==> flow/design.v (excerpt) <==
module ARM (
    input clk,
    input rst,
    output [31:0] imem_addr,
    input [31:0] imem_data,
    output [17:0] SRAM_ADDR,
    output [15:0] SRAM_DQ_O,
    input [15:0] SRAM_DQ_I,
    output SRAM_WE_N
);
==> flow/config.mk <==
export PLATFORM = sky130hd
export DESIGN_NAME = ARM
export DESIGN_NICKNAME = ARM
export VERILOG_FILES = /design/flow/design.v
export SDC_FILE = /design/flow/constraint.sdc
export NUM_CORES = 4
export LEC_CHECK = 0
export CAP_MARGIN = 20
export CORE_MARGIN = 2
export CORE_UTILIZATION = 58
export CTS_CLUSTER_SIZE = 20
export SLEW_MARGIN = 20
export TNS_END_PERCENT = 5
==> flow/constraint.sdc <==
create_clock -name core_clock -period 14.3 [get_ports {clk}]
set_input_delay 2.8600 -clock core_clock [delete_from_list [all_inputs] [get_ports {clk}]]
set_output_delay 2.8600 -clock core_clock [all_outputs]
set_load 0.01 [all_outputs]
run.sh (not shown) runs the stock make flow with config.mk's settings and CLKGATE_MAP_FILE=.
The baseline never finished: it broke off in 5_1_grt on GRT-0116.
Then changed:
CORE_UTILIZATION = 48   (was 58)
CTS_CLUSTER_SIZE = default   (was 20)
SETUP_SLACK_MARGIN = -0.25   (was default)
TNS_END_PERCENT = default   (was 5)
clock period = 13.8 ns   (was 14.3 ns; I/O delays follow)
The changed run finished but failed the layout checks on negative setup slack.
Synthesized area does not change.
Die size went up by about 20%.
Synthesized cell count is unchanged.
Then changed:
CORE_UTILIZATION = 29   (was 48)
PLACE_DENSITY = 0.6   (was default)
SETUP_SLACK_MARGIN = 0.4   (was -0.25)
clock period = 29.2 ns   (was 13.8 ns; I/O delays follow)
Result:
- Now the flow passed the timing, DRC and antenna checks
- worst setup slack gains 4500 ps
- first-iteration DRC count fell by about 45%
- register-to-register slack improved by 4500 ps
- routed wire length went down by about 16%
- global-route usage drops by 26 points
- clock-buffer cell count came out higher by 12
- non-clock buffer count shrinks by 1611
- clock skew shrinks by 57 ps
Then changed:
CORE_UTILIZATION = 40   (was 29)
PLACE_DENSITY = default   (was 0.6)
SETUP_SLACK_MARGIN = 2.98   (was 0.4)
clock period = 11.4 ns   (was 29.2 ns; I/O delays follow)
Effect: The changed run finished but failed the layout checks on negative setup slack. Cell count climbs by 10%. Register-to-register slack got worse by 5300 ps. Global-route usage climbs by 17 points. Setup slack got worse by 5300 ps. Final area climbs by 25%. Flip-flop count does not change. Hold slack got worse by 14 ps. Die area drops by 27%. Core utilization climbs by 25 points. Area after synthesis is unchanged.

* * *

yarrow:
ARM again, from the RTL that the note above started with.
export LEC_CHECK = 0
export ABC_AREA = 1
export CAP_MARGIN = 15
export CORE_ASPECT_RATIO = 1.38
export CORE_MARGIN = 2
export CORE_UTILIZATION = 40
export CTS_CLUSTER_SIZE = 65
export GPL_ROUTABILITY_DRIVEN = 0
export GPL_TIMING_DRIVEN = 1
export PLACE_DENSITY = 0.6
export SETUP_SLACK_MARGIN = 0.4
export SLEW_MARGIN = 20
create_clock -name core_clock -period 21.0 [get_ports {clk}]
Edits applied to the flow inputs when going from yarrow to nickel:
==> flow/config.mk <==
export PLATFORM = sky130hd
export DESIGN_NAME = ARM
export DESIGN_NICKNAME = ARM
export VERILOG_FILES = /design/flow/design.v
export SDC_FILE = /design/flow/constraint.sdc
export NUM_CORES = 4
export LEC_CHECK = 0
export CAP_MARGIN = 20
export CORE_MARGIN = 2
export CORE_UTILIZATION = 57
export SLEW_MARGIN = 20
==> flow/constraint.sdc <==
create_clock -name core_clock -period 11.7 [get_ports {clk}]
set_input_delay 2.3400 -clock core_clock [delete_from_list [all_inputs] [get_ports {clk}]]
set_output_delay 2.3400 -clock core_clock [all_outputs]
set_load 0.01 [all_outputs]
==> results <==
yarrow finished every stage and its layout cleared the timing, DRC and antenna checks. What ended nickel was a tool error in global routing (5_1_grt); the run never finished. yarrow -> nickel: worst-case clock buffer depth delta 0, exact match. Between yarrow and nickel, number of unique standard cell types used by synthesis increased. | multiplexer area fraction after synthesis | nickel vs yarrow | 15 points higher |. [nickel] share of the yosys chip area belonging to registers fell 0.53 points relative to yarrow. nickel against yarrow; x dimension of the die is down slightly.
Input changes introduced in violet (baseline for comparison: nickel):
diff --git a/flow/config.mk b/flow/config.mk
--- a/flow/config.mk
+++ b/flow/config.mk
@@ -10 +10,3 @@
-export CORE_UTILIZATION = 57
+export CORE_UTILIZATION = 29
+export PLACE_DENSITY = 0.6
+export SETUP_SLACK_MARGIN = 0.4
==> flow/constraint.sdc <==
create_clock -name core_clock -period 20.5 [get_ports {clk}]
set_input_delay 4.1000 -clock core_clock [delete_from_list [all_inputs] [get_ports {clk}]]
set_output_delay 4.1000 -clock core_clock [all_outputs]
set_load 0.01 [all_outputs]
==> results <==
- Taking nickel over violet, the die boundary width ratio works out to 0.72.
- violet: flow completed, timing, DRC and antenna clean
- nickel → violet: placement-stage worst setup slack went up, sum of net half-perimeters after detailed placement went down, post-synthesis cell area did not really move, overall die height went up, die size went up.
- On number of placement rows: violet sits above nickel.
- Cmp violet vs nickel: number of placed cells counting well taps higher in violet
- nickel → violet: floorplan core area rose by about 100%, starting density of the core fell by 28 points.
Inputs modified between violet and fjord:
diff --git a/flow/config.mk b/flow/config.mk
--- a/flow/config.mk
+++ b/flow/config.mk
@@ -10 +10 @@
-export CORE_UTILIZATION = 29
+export CORE_UTILIZATION = 70
@@ -12 +12 @@
-export SETUP_SLACK_MARGIN = 0.4
+export SETUP_SLACK_MARGIN = -1.22
==> flow/constraint.sdc <==
create_clock -name core_clock -period 11.9 [get_ports {clk}]
set_input_delay 2.3800 -clock core_clock [delete_from_list [all_inputs] [get_ports {clk}]]
set_output_delay 2.3800 -clock core_clock [all_outputs]
set_load 0.01 [all_outputs]
### Flow results
fjord never completed, since it errored out during global routing (5_1_grt).
Diff violet -> fjord: register bit count reported by yosys about even, fraction of the core area occupied by cells at floorplan rose 41 points, total number of placement rows fell 36%, final weighted congestion in routability-driven placement rose 40%, adder and majority cell fraction of the synthesized area about even.
Diff fjord and violet: die height higher in violet

* * *

ARM again, from the RTL that the note above started with.
==> flow/design.v (excerpt) <==
module ARM (
    input clk,
    input rst,
    output [31:0] imem_addr,
    input [31:0] imem_data,
    output [17:0] SRAM_ADDR,
    output [15:0] SRAM_DQ_O,
    input [15:0] SRAM_DQ_I,
    output SRAM_WE_N
);
Settings: LEC_CHECK=0, CAP_MARGIN=15, CORE_MARGIN=2, CORE_UTILIZATION=71, CTS_CLUSTER_DIAMETER=210, CTS_CLUSTER_SIZE=31, SETUP_SLACK_MARGIN=-1.29, SLEW_MARGIN=20; clock period 13.9 ns.
The starting point never finished: it broke off in detailed placement (3_5_place_dp), error DPL-0033.
==> next run, changes <==
Settings changed: CAP_MARGIN 15 to 20, CORE_UTILIZATION 71 to 59, CTS_CLUSTER_DIAMETER 210 to unset, CTS_CLUSTER_SIZE 31 to unset, SETUP_SLACK_MARGIN -1.29 to 2.82.
Clock period 13.9 ns to 11.7 ns, I/O delays scaled along.
The new run never finished: it broke off in global routing (5_1_grt) with GRT-0116.
Synthesized area stays the same.
Die size rises by about a fifth.
Synthesized cell count stays the same.

* * *

ARM again, from the RTL that the note above started with.
export LEC_CHECK = 0
export CAP_MARGIN = 15
export CORE_MARGIN = 2
export CORE_UTILIZATION = 71
export CTS_CLUSTER_DIAMETER = 210
export CTS_CLUSTER_SIZE = 31
export SETUP_SLACK_MARGIN = 3.72
export SLEW_MARGIN = 20
create_clock -name core_clock -period 16.1 [get_ports {clk}]
The first run died in 4_1_cts.
Rerun with:
--- a/flow/config.mk
+++ b/flow/config.mk
@@ -8 +8 @@
-export CAP_MARGIN = 15
+export CAP_MARGIN = 20
@@ -10,4 +10,2 @@
-export CORE_UTILIZATION = 71
-export CTS_CLUSTER_DIAMETER = 210
-export CTS_CLUSTER_SIZE = 31
-export SETUP_SLACK_MARGIN = 3.72
+export CORE_UTILIZATION = 47
+export SETUP_SLACK_MARGIN = 2.98
==> flow/constraint.sdc (replaced) <==
create_clock -name core_clock -period 11.4 [get_ports {clk}]
set_input_delay 2.2800 -clock core_clock [delete_from_list [all_inputs] [get_ports {clk}]]
set_output_delay 2.2800 -clock core_clock [all_outputs]
set_load 0.01 [all_outputs]
Effect: The changed run never finished: it broke off in 5_1_grt on ODB-0269; synthesized cell count does not change; die area goes up by 50%; synthesized area does not change.
Rerun with:
--- a/flow/config.mk
+++ b/flow/config.mk
@@ -10,2 +10,3 @@
-export CORE_UTILIZATION = 47
-export SETUP_SLACK_MARGIN = 2.98
+export CORE_UTILIZATION = 40
+export PLACE_DENSITY = 0.6
+export SETUP_SLACK_MARGIN = 0.4
==> flow/constraint.sdc (replaced) <==
create_clock -name core_clock -period 21.0 [get_ports {clk}]
set_input_delay 4.2000 -clock core_clock [delete_from_list [all_inputs] [get_ports {clk}]]
set_output_delay 4.2000 -clock core_clock [all_outputs]
set_load 0.01 [all_outputs]
With this change the flow ran to the end with no violations.
Area after synthesis is unchanged.
Die size grows by about a fifth.
Synthesized cell count stays the same.
Rerun with:
--- a/flow/config.mk
+++ b/flow/config.mk
@@ -10 +10 @@
-export CORE_UTILIZATION = 40
+export CORE_UTILIZATION = 72
@@ -12 +12 @@
-export SETUP_SLACK_MARGIN = 0.4
+export SETUP_SLACK_MARGIN = -1.13
==> flow/constraint.sdc (replaced) <==
create_clock -name core_clock -period 11.9 [get_ports {clk}]
set_input_delay 2.3800 -clock core_clock [delete_from_list [all_inputs] [get_ports {clk}]]
set_output_delay 2.3800 -clock core_clock [all_outputs]
set_load 0.01 [all_outputs]
What happened:
- The new run ended with an error in 4_1_cts
- synthesized area does not change
- synthesized cell count stays the same
- die size is lower by 44%
Rerun with:
--- a/flow/config.mk
+++ b/flow/config.mk
@@ -10 +10 @@
-export CORE_UTILIZATION = 72
+export CORE_UTILIZATION = 53
@@ -12 +12 @@
-export SETUP_SLACK_MARGIN = -1.13
+export SETUP_SLACK_MARGIN = 0.4
==> flow/constraint.sdc (replaced) <==
create_clock -name core_clock -period 16.5 [get_ports {clk}]
set_input_delay 3.3000 -clock core_clock [delete_from_list [all_inputs] [get_ports {clk}]]
set_output_delay 3.3000 -clock core_clock [all_outputs]
set_load 0.01 [all_outputs]
The new run died in 5_1_grt on GRT-0116.
Die area is higher by about 35%.
Synthesized area does not change.
Synthesized cell count stays the same.

* * *

## JK
Starting RTL as in the previous note.
make LEC_CHECK=0 CAP_MARGIN=30 CELL_PAD_IN_SITES_DETAIL_PLACEMENT=2 CORE_MARGIN=2 CORE_UTILIZATION=40 SLEW_MARGIN=0 finish   # period 21.0 ns
JK did not finish; the tool stopped in global routing (5_1_grt) with error GRT-0116.
--- input diff JK..MS ---
- setting TNS_END_PERCENT to 5 for the first time
- changing CAP_MARGIN from 30 to 20
- removing CELL_PAD_IN_SITES_DETAIL_PLACEMENT (formerly 2)
- changing CORE_UTILIZATION from 40 to 45
- changing SLEW_MARGIN from 0 to 20
- changing the clock period (ns, I/O delays scaled along) from 21.0 to 11.4
--- outcome ---
Looking at the logs for MS and JK, the single run that did not finish was JK. In the reports for MS and JK, the smaller global placer's final weighted congestion belongs to JK. From JK to MS, synthesis area per yosys did not move at all. For net count of the mapped netlist, MS and JK come out practically identical. Comparing MS against JK, there is no change at all in clock sink count. Going from JK to MS, post-placement worst setup slack fell 3250 ps, die area fell by about 11%, synthesized flop and latch total now sits at about the same level.
[inputs] AL vs MS
- putting PLACE_DENSITY at 0.6 where nothing was set
- clearing TNS_END_PERCENT, which used to be 5
- putting SETUP_SLACK_MARGIN at 0.4 where nothing was set
- swapping 45 for 40 in CORE_UTILIZATION
- swapping 11.4 for 20.5 in the clock period (ns, I/O delays scaled along)
--- outcome ---
AL: all stages complete, timing, DRC and antenna checks passed. [compare] base=MS new=AL: register fraction of the total cell area increased by 4.0 points relative to the old numbers, well tap count climbed 258. Comparing MS and AL, the lower delay of the slowest cell on the worst path was measured on AL. Going from MS to AL, final design area excluding fillers fell by about 13%. Sequential cell count: MS vs AL identical. MS vs AL, cell with the largest stage delay on the worst path: mux4_2 vs a311o_1. Number of clock buffer instances in the layout (higher): AL.
The following lists how TR was set up differently from AL:
- PLACE_DENSITY no longer set, was 0.6
- CORE_UTILIZATION now 66, was 40
- SETUP_SLACK_MARGIN now 3.9, was 0.4
- the clock period (ns, I/O delays scaled along) now 14.1, was 20.5
[summary]
Run status, TR: aborted in clock tree synthesis (4_1_cts), error DPL-0033. AL ran to completion and came out clean on the timing, DRC and antenna checks. NOTE die area AL->TR decreased by more than a quarter. TR has standard cell area after detailed placement above what AL had. As far as count of unique library cells instantiated by Yosys is concerned, AL and TR perform about the same. Delta (TR minus AL): area share of and/or/nand/nor cells after synthesis flat; cell count after synthesis about even; count of standard-cell rows decreased 22%; net count entering floorplan comparable; instance count after placement with tap cells included now sits at about the same level. Core area (TR vs. AL) decreases by more than a quarter. As far as average size of a mapped cell goes, AL and TR are indistinguishable; the numbers are identical.

* * *

## oak
ARM again, from the RTL that the note above started with.
clock: 11.6 ns
lec_check: 0
cap_margin: 20
core_margin: 2
core_utilization: 57
cts_cluster_size: 79
place_density: 0.6
setup_slack_margin: -1.04
slew_margin: 20
tns_end_percent: 5
oak: GRT-0116 in global routing -> run aborted
> inputs changed (oak -> pine)
Settings: changing SETUP_SLACK_MARGIN from -1.04 to 1.43; changing CORE_UTILIZATION from 57 to 50; setting PLACE_DENSITY_LB_ADDON to 0.15 for the first time; removing PLACE_DENSITY (formerly 0.6); setting CTS_CLUSTER_DIAMETER to 344 for the first time; changing CTS_CLUSTER_SIZE from 79 to 29; setting CORE_ASPECT_RATIO to 1.57 for the first time.
==> comparison <==
- pine did not make it past global routing, where a tool error ended it.
- CTS buffer count in pine is about 60% below oak.
- Comparing HPWL reported at the end of detailed placement for pine and oak, the bigger number came from pine.
- Of pine and oak, oak shows the lower area of the chip, with pine above it.
- Number of buffers inserted to repair setup after CTS, pine vs oak: down by a few percent

* * *

== the baseline ==
Starting RTL as in the previous note.
Design ARM, start of the top module:
module ARM (
    input clk,
    input rst,
    output [31:0] imem_addr,
    input [31:0] imem_data,
    output [17:0] SRAM_ADDR,
    output [15:0] SRAM_DQ_O,
    input [15:0] SRAM_DQ_I,
    output SRAM_WE_N
);
Settings: LEC_CHECK=0, ABC_AREA=1, CAP_MARGIN=20, CORE_MARGIN=2, CORE_UTILIZATION=72, CTS_CLUSTER_DIAMETER=399, CTS_CLUSTER_SIZE=96, HOLD_SLACK_MARGIN=-0.09, PLACE_DENSITY_LB_ADDON=0.22, SETUP_SLACK_MARGIN=3.48, SLEW_MARGIN=20; clock period 11.7 ns.
The baseline | ERROR | 5_1_grt
[inputs] the candidate vs the baseline
- a change of SETUP_SLACK_MARGIN from 3.48 to 0.4
- an added PLACE_DENSITY of 0.38
- a deleted PLACE_DENSITY_LB_ADDON that had been 0.22
--- outcome ---
- The candidate never completed, since it errored out during 5_1_grt.
- Status: number of placed instances, taps included parity (the candidate, the baseline)
- Diff the baseline -> the candidate: weighted congestion at the end of routability-driven global placement lost 0.078; total setup buffers inserted after CTS up 95%.

* * *

Setup of P:
ARM again, from the RTL that the note above started with.
==> flow/config.mk <==
export PLATFORM = sky130hd
export DESIGN_NAME = ARM
export DESIGN_NICKNAME = ARM
export VERILOG_FILES = /design/flow/design.v
export SDC_FILE = /design/flow/constraint.sdc
export NUM_CORES = 4
export LEC_CHECK = 0
export ABC_AREA = 0
export CAP_MARGIN = 20
export CELL_PAD_IN_SITES_GLOBAL_PLACEMENT = 1
export CORE_ASPECT_RATIO = 0.86
export CORE_MARGIN = 4
export CORE_UTILIZATION = 61
export CTS_CLUSTER_DIAMETER = 344
export CTS_CLUSTER_SIZE = 29
export GPL_TIMING_DRIVEN = 0
export MAX_ROUTING_LAYER = met4
export MIN_ROUTING_LAYER = met1
export PLACE_DENSITY_LB_ADDON = 0.23
export SETUP_SLACK_MARGIN = 2.1
export SLEW_MARGIN = 15
export TNS_END_PERCENT = 55
==> flow/constraint.sdc <==
create_clock -name core_clock -period 18.2 [get_ports {clk}]
set_input_delay 3.6400 -clock core_clock [delete_from_list [all_inputs] [get_ports {clk}]]
set_output_delay 3.6400 -clock core_clock [all_outputs]
set_load 0.01 [all_outputs]
Stage in which a tool error killed P: global routing.
#### Input delta (R over P)
- MIN_ROUTING_LAYER: met1 -> unset
- CTS_CLUSTER_SIZE: 29 -> 77
- GPL_TIMING_DRIVEN: 0 -> unset
- CORE_UTILIZATION: 61 -> 41
- CORE_ASPECT_RATIO: 0.86 -> unset
- CORE_MARGIN: 4 -> 5
- SETUP_SLACK_MARGIN: 2.1 -> unset
- ABC_AREA: 0 -> 1
- CELL_PAD_IN_SITES_GLOBAL_PLACEMENT: 1 -> unset
- TNS_END_PERCENT: 55 -> unset
- CTS_CLUSTER_DIAMETER: 344 -> unset
- PLACE_DENSITY: unset -> 0.66
- PLACE_DENSITY_LB_ADDON: 0.23 -> unset
- the clock period (ns, I/O delays scaled along): 18.2 -> 24.2
--- outcome ---
Core area: lower on P. Routability congestion estimate from global placement (lower): R. R: post-synthesis share of cell area spent on and-or and or-and gates is 3.2 points higher than what P reported. R | status: complete | timing, DRC, antenna: pass. As far as proportion of register bits with asynchronous set or reset after synthesis goes, P and R are indistinguishable; the numbers are identical. From P to R, number of sinks on the clock net did not move at all. When the final numbers for P and R were put side by side, the distinct cell type count after synthesis turned out to be smaller in R. Going from P to R, the gate count of the mapped netlist was found to have gone up by about 28%.
